==> fjord <==
==> flow/design.v <==
`timescale 1ns/1ps
module ddr2_test
	(
	input  wire          clk,
	input  wire          reset,
	input  wire          writes_en,
	input  wire          reads_en,
	input  wire          calib_done, 
	output reg           ib_re,
	input  wire [31:0]   ib_data,
	input  wire [7:0]    ib_count,  
	input  wire          ib_valid,
	input  wire          ib_empty,
	output reg           ob_we,
	output reg  [31:0]   ob_data,
	input  wire [9:0]    ob_count,
	output reg           p0_rd_en_o, 
	input  wire          p0_rd_empty,
	input  wire [31:0]   p0_rd_data,
	input  wire          p0_cmd_full,
	output reg           p0_cmd_en,
	output reg  [2:0]    p0_cmd_instr,
	output reg  [29:0]   p0_cmd_byte_addr,
	output wire [5:0]    p0_cmd_bl_o, 
	input  wire          p0_wr_full,
	output reg           p0_wr_en,
	output reg  [31:0]   p0_wr_data,
	output wire [3:0]    p0_wr_mask,
	output reg [26:0]		MEMORY_COUNT  
	);
localparam FIFO_SIZE      = 1024;
localparam BURST_LEN      = 10;   
wire        rd_fifo_afull;
reg  [29:0] cmd_byte_addr_wr, cmd_byte_addr_rd;
reg  [5:0]  burst_cnt;
reg         write_mode;
reg         read_mode;
reg         reset_d;
assign p0_cmd_bl_o = BURST_LEN - 1;
assign p0_wr_mask = 4'b0000;
always @(posedge clk) write_mode <= writes_en;
always @(posedge clk) read_mode <= reads_en;
always @(posedge clk) reset_d <= reset;
integer state;
localparam s_idle  = 0,
           s_write1 = 10,
           s_write2 = 11,
           s_write3 = 12,
           s_read1 = 20,
           s_read2 = 21,
           s_read3 = 22,
           s_read4 = 23,
			  s_writecmd0 = 30,
			  s_writecmd1 = 31,
			  s_readcmd0 = 40,
			  s_readcmd1 = 41;
always @(posedge clk) begin
	if (reset_d) begin
		state           	<= s_idle;
		burst_cnt       	<= BURST_LEN;
		cmd_byte_addr_wr  <= 0;
		cmd_byte_addr_rd  <= 0;
		p0_cmd_instr 		<= 3'b0;
		p0_cmd_byte_addr 	<= 30'b0;
		MEMORY_COUNT		<= 0;
		p0_cmd_instr 	<= 3'd0;
		p0_cmd_en 		<= 1'b0;
		p0_wr_en 		<= 1'b0;
		p0_rd_en_o 		<= 1'b0;
		ib_re 			<= 1'b0;
		ob_we 			<= 1'b0;
	end else begin
		case (state)
			s_idle: begin
				p0_cmd_en 	<= 1'b0;  
				p0_wr_en 	<= 1'b0;	
				p0_rd_en_o 	<= 1'b0;
				ib_re 		<= 1'b0;
				ob_we 		<= 1'b0;
				burst_cnt <= BURST_LEN;
				if ((p0_cmd_full == 1'b0) && (p0_cmd_en == 1'b0) && calib_done==1 && write_mode==1 && (ib_count >= BURST_LEN) && (MEMORY_COUNT<(27'd0-4*BURST_LEN))) begin
					state <= s_write1;
				end else if ((p0_cmd_full == 1'b0) && (p0_cmd_en == 1'b0) && calib_done==1 && read_mode==1 && (ob_count<(FIFO_SIZE-1-4*BURST_LEN) ) && (MEMORY_COUNT>4*BURST_LEN)) begin
					state <= s_readcmd0;
				end
			end
			s_write1: begin
				p0_wr_en <= 1'b0;					  
				ib_re <= 1'b1;
				state <= s_write2;
			end
			s_write2: begin
				ib_re <= 1'b0;
				if(ib_valid==1) begin
					p0_wr_data <= ib_data;
					burst_cnt <= burst_cnt - 1;
					state <= s_write3;
				end
			end
			s_write3: begin
				if (p0_wr_full == 1'b0) begin
					p0_wr_en   <= 1'b1;
					if (burst_cnt == 6'd0) begin
						state <= s_writecmd0;
						MEMORY_COUNT	  <= MEMORY_COUNT+4*BURST_LEN;
					end else begin
						state 			  <= s_write1;
					end
				end
			end
			s_writecmd0: begin
				p0_wr_en    	  <= 1'b0;
				p0_cmd_byte_addr <= cmd_byte_addr_wr;
				cmd_byte_addr_wr <= cmd_byte_addr_wr + 4*BURST_LEN;  
				p0_cmd_instr     <= 3'b000;
				state 			  <= s_writecmd1;
			end
			s_writecmd1: begin
				p0_cmd_en <= 1'b1;				 
				state <= s_idle;					 
			end
			s_readcmd0: begin
				p0_cmd_instr <= 3'b001;						 	 
				p0_cmd_byte_addr <= cmd_byte_addr_rd; 	 
				state <= s_readcmd1;	
			end
			s_readcmd1: begin
				p0_cmd_en <= 1'b1;					 
				state <= s_read1;	
			end
			s_read1: begin
				p0_cmd_en <= 1'b0;				  
				if (p0_rd_empty==0) begin 		  
					p0_rd_en_o  <= 1'b1;			  
					state <= s_read2;
				end
			end
			s_read2: begin
				ob_data <= p0_rd_data;		 
				p0_rd_en_o  <= 1'b0;					 	 
				state <= s_read3;
			end
			s_read3: begin
				ob_we 		  <= 1'b1;		 
				burst_cnt <= burst_cnt - 1;		 
				state <= s_read4;
			end
			s_read4: begin
				ob_we <= 1'b0;								 
				if ((burst_cnt == 6'd0)) begin 	 
					MEMORY_COUNT <= MEMORY_COUNT - 4*BURST_LEN; 			 
					cmd_byte_addr_rd	<= cmd_byte_addr_rd + 4*BURST_LEN;  
					state <= s_idle;
				end else begin
					state <= s_read1;
				end
			end
		endcase
	end
end
endmodule
==> flow/run.sh <==
#!/bin/bash
# the make line also repeats each setting of config.mk as NAME=value (left out here)
make -C /OpenROAD-flow-scripts/flow DESIGN_CONFIG=/design/flow/config.mk WORK_HOME=/design/flow/orfs CLKGATE_MAP_FILE= finish
==> flow/config.mk <==
export PLATFORM = sky130hd
export DESIGN_NAME = ddr2_test
export DESIGN_NICKNAME = ddr2_test
export VERILOG_FILES = /design/flow/design.v
export SDC_FILE = /design/flow/constraint.sdc
export NUM_CORES = 4
export LEC_CHECK = 0
export CAP_MARGIN = 30
export CELL_PAD_IN_SITES_DETAIL_PLACEMENT = 1
export CORE_MARGIN = 3
export CORE_UTILIZATION = 44
export CTS_CLUSTER_DIAMETER = 297
export CTS_CLUSTER_SIZE = 39
export GPL_ROUTABILITY_DRIVEN = 0
export MAX_ROUTING_LAYER = met4
export SETUP_SLACK_MARGIN = -0.07
export SLEW_MARGIN = 5
export TNS_END_PERCENT = 15
==> flow/constraint.sdc <==
create_clock -name core_clock -period 3.4 [get_ports {clk}]
set_input_delay 0.6800 -clock core_clock [delete_from_list [all_inputs] [get_ports {clk}]]
set_output_delay 0.6800 -clock core_clock [all_outputs]
set_load 0.01 [all_outputs]
==> juniper: changes against fjord <==
==> flow/config.mk (replaced) <==
export PLATFORM = sky130hd
export DESIGN_NAME = ddr2_test
export DESIGN_NICKNAME = ddr2_test
export VERILOG_FILES = /design/flow/design.v
export SDC_FILE = /design/flow/constraint.sdc
export NUM_CORES = 4
export LEC_CHECK = 0
export CAP_MARGIN = 20
export CORE_MARGIN = 2
export CORE_UTILIZATION = 40
export SETUP_SLACK_MARGIN = 0.25
export SLEW_MARGIN = 20
==> flow/constraint.sdc (replaced) <==
create_clock -name core_clock -period 1.35 [get_ports {clk}]
set_input_delay 0.2700 -clock core_clock [delete_from_list [all_inputs] [get_ports {clk}]]
set_output_delay 0.2700 -clock core_clock [all_outputs]
set_load 0.01 [all_outputs]
==> garnet: changes against fjord <==
==> flow/config.mk (replaced) <==
export PLATFORM = sky130hd
export DESIGN_NAME = ddr2_test
export DESIGN_NICKNAME = ddr2_test
export VERILOG_FILES = /design/flow/design.v
export SDC_FILE = /design/flow/constraint.sdc
export NUM_CORES = 4
export LEC_CHECK = 0
export CAP_MARGIN = 20
export CORE_MARGIN = 2
export CORE_UTILIZATION = 72
export CTS_CLUSTER_SIZE = 37
export PLACE_DENSITY_LB_ADDON = 0.01
export SLEW_MARGIN = 20
==> flow/constraint.sdc (replaced) <==
create_clock -name core_clock -period 2.47 [get_ports {clk}]
set_input_delay 0.4940 -clock core_clock [delete_from_list [all_inputs] [get_ports {clk}]]
set_output_delay 0.4940 -clock core_clock [all_outputs]
set_load 0.01 [all_outputs]
==> results <==
item	garnet	juniper	fjord
Area of the placeable core	11300 sq um	20300 sq um	18300 sq um
Critical path required time	-	1.72 ns	3.71 ns
Worst path setup slack after routing	-	-0.562 ns	0.906 ns
Die ar.	12400 sq um	21900 sq um	20500 sq um
Switch share	-	23.6%	20.9%
Vias/cell	-	5.06	5.44
Worst setup path endpoint	-	cmd_byte_addr_rd[29]$_SDFFE_PP0P_	state[0]$_DFF_P_
Max-cap violation count	-	0	0
Worst Reg2Reg Path Length in Cells	-	7	7
Reg-to-reg critical path startpoint	-	burst_cnt[4]$_SDFFE_PP0P_	MEMORY_COUNT[3]$_SDFFE_PP0P_
Number of placement rows	39	52	49
Logic area	-	4680 sq um	3420 sq um
Status	did not finish	complete, but fails checks	complete, no violations
Last stage reached	global routing (5_1_grt)	-	-
Reasons for failing layout checks	-	setup timing	-
Terminus of the critical flop-to-flop path	-	cmd_byte_addr_rd[29]$_SDFFE_PP0P_	state[0]$_DFF_P_
Comb pwr	-	0.587 mW	0.154 mW
Plain + repair buffers	-	495	219
No activity file was given, so power comes from the tool's default toggle rates.
